Setup of old:
## RV32I_Core
module RV32I_Core (
    input  logic        clk,
    input  logic        reset,
    input  logic [31:0] instrCode,
    output logic [31:0] instrMemAddr,
    output logic        dataWe,
    output logic [31:0] dataAddr,
    output logic [31:0] dataWData,
    input  logic [31:0] dataRData,
    output logic        transfer,
    input  logic        ready
);
    logic        regFileWe;
    logic [ 3:0] aluControl;
    logic        aluSrcMuxSel;
    logic [ 2:0] RFWDSrcMuxSel;
    logic        branch;
    logic        jal;
    logic        jalr;
    logic        PCEn;
    ControlUnit U_ControlUnit (.*);
    DataPath U_DataPath (.*);
endmodule
make LEC_CHECK=0 CAP_MARGIN=20 CORE_MARGIN=2 CORE_UTILIZATION=53 SLEW_MARGIN=20 finish   # period 7.32 ns
run.sh (not shown) runs the stock make flow with config.mk's settings and CLKGATE_MAP_FILE=.
Looking at the reports, old completed the entire flow and the layout it produced met the timing, design-rule and antenna checks.
#### Input delta (new over old)
- swapping 53 for 40 in CORE_UTILIZATION
- swapping 7.32 for 8.0 in the clock period (ns, I/O delays scaled along)
==> results <==
Share of the core filled by cells before placement ended up 13 points lower on new than on old. Compared with old, in new data arrival time of the critical path went up by 0.23 ns; number of cell rows went up by 20; horizontal die dimension went up by about 15%; worst setup slack went up by 0.38 ns. Of the two values seen for worst-path cell with the longest stage delay, or4_1 was produced by new and mux4_2 by old. new vs. old: met2 usage in global routing down 9.2 points; routed length on met3 went down 24%; layout net count decreased about 1.1%.


RV32I_Core again, from the RTL that the note above started with.
export LEC_CHECK = 0
export CAP_MARGIN = 15
export CORE_MARGIN = 2
export CORE_UTILIZATION = 72
export CTS_CLUSTER_DIAMETER = 226
export CTS_CLUSTER_SIZE = 33
export HOLD_SLACK_MARGIN = -0.1
export SETUP_SLACK_MARGIN = -0.41
export SLEW_MARGIN = 40
create_clock -name core_clock -period 4.26 [get_ports {clk}]
The starting point stopped in detailed placement (3_5_place_dp).
Change:
Settings changed: HOLD_SLACK_MARGIN -0.1 to not set, SETUP_SLACK_MARGIN -0.41 to not set, SLEW_MARGIN 40 to 20.
Clock period 4.26 ns to 4.37 ns, I/O delays scaled along.
This time the run stopped in clock tree synthesis (4_1_cts) (DPL-0033).
Die area does not change.
Area after synthesis does not change.
Synthesized cell count does not change.
Change:
Settings changed: CAP_MARGIN 15 to 30, CORE_UTILIZATION 72 to 57, CTS_CLUSTER_DIAMETER 226 to 294, CTS_CLUSTER_SIZE 33 to not set, GPL_ROUTABILITY_DRIVEN set to 1, PLACE_DENSITY_LB_ADDON set to 0.2.
Clock period 4.37 ns to 4.07 ns, I/O delays scaled along.
What happened: The changed run finished with setup timing left. Die size increases by a quarter to a third. Area after synthesis is unchanged. Synthesized cell count is unchanged.


RV32I_Core again, from the RTL that the note above started with.
Design RV32I_Core, start of the top module:
module RV32I_Core (
    input  logic        clk,
    input  logic        reset,
    input  logic [31:0] instrCode,
    output logic [31:0] instrMemAddr,
    output logic        dataWe,
    output logic [31:0] dataAddr,
    output logic [31:0] dataWData,
    input  logic [31:0] dataRData,
    output logic        transfer,
    input  logic        ready
);
Settings: LEC_CHECK=0, CAP_MARGIN=20, CORE_MARGIN=2, CORE_UTILIZATION=57, CTS_CLUSTER_DIAMETER=28, MAX_ROUTING_LAYER=met4, SETUP_SLACK_MARGIN=0.97, SLEW_MARGIN=20; clock period 4.07 ns.
The first run completed, yet does not pass: negative setup slack.
Rerun with:
CORE_UTILIZATION = 61   (was 57)
CTS_CLUSTER_DIAMETER = default   (was 28)
CTS_CLUSTER_SIZE = 41   (was default)
SETUP_SLACK_MARGIN = default   (was 0.97)
=> The changed run died in global routing (5_1_grt). Area after synthesis does not change. Die area drops by about 6.5%. Synthesized cell count does not change.
Rerun with:
CORE_UTILIZATION = 40   (was 61)
CTS_CLUSTER_SIZE = default   (was 41)
MAX_ROUTING_LAYER = default   (was met4)
clock period = 7.32 ns   (was 4.07 ns; I/O delays follow)
Effect:
- With this change the flow finished clean
- area after synthesis does not change
- synthesized cell count is unchanged
- die size grows by 52%
Rerun with:
CORE_UTILIZATION = 57   (was 40)
clock period = 4.07 ns   (was 7.32 ns; I/O delays follow)
The new run finished but failed the layout checks on negative setup slack; area after synthesis is unchanged; die area decreases by 30%; total power went up by 94%; sequential power goes up by 78%.
Rerun with:
CORE_UTILIZATION = 58   (was 57)
clock period = 5.42 ns   (was 4.07 ns; I/O delays follow)
Outcome: The changed run completed, yet does not pass: negative setup slack; utilization came out lower by 1.3 points; synthesized area does not change; synthesized cell count is unchanged; sequential cell count is unchanged; non-clock buffer count drops by 384; power goes down by 24%; count of clock-buffer cells in the layout goes up by 10; combinational power decreases by 28%; hold slack degrades by 34 ps; design area came out lower by about 3.4%.
Rerun with:
CAP_MARGIN = 30   (was 20)
CORE_UTILIZATION = 72   (was 58)
CTS_CLUSTER_DIAMETER = 42   (was default)
CTS_CLUSTER_SIZE = 63   (was default)
GPL_ROUTABILITY_DRIVEN = 1   (was default)
PLACE_DENSITY = 0.41   (was default)
SETUP_SLACK_MARGIN = 2.94   (was default)
SLEW_MARGIN = 15   (was 20)
clock period = 9.99 ns   (was 5.42 ns; I/O delays follow)
=> Now the flow ended with an error in global routing (5_1_grt) with GRT-0232. Die area fell by 19%. Synthesized area is unchanged. Synthesized cell count is unchanged.
No activity file was given, so power comes from the tool's default toggle rates.
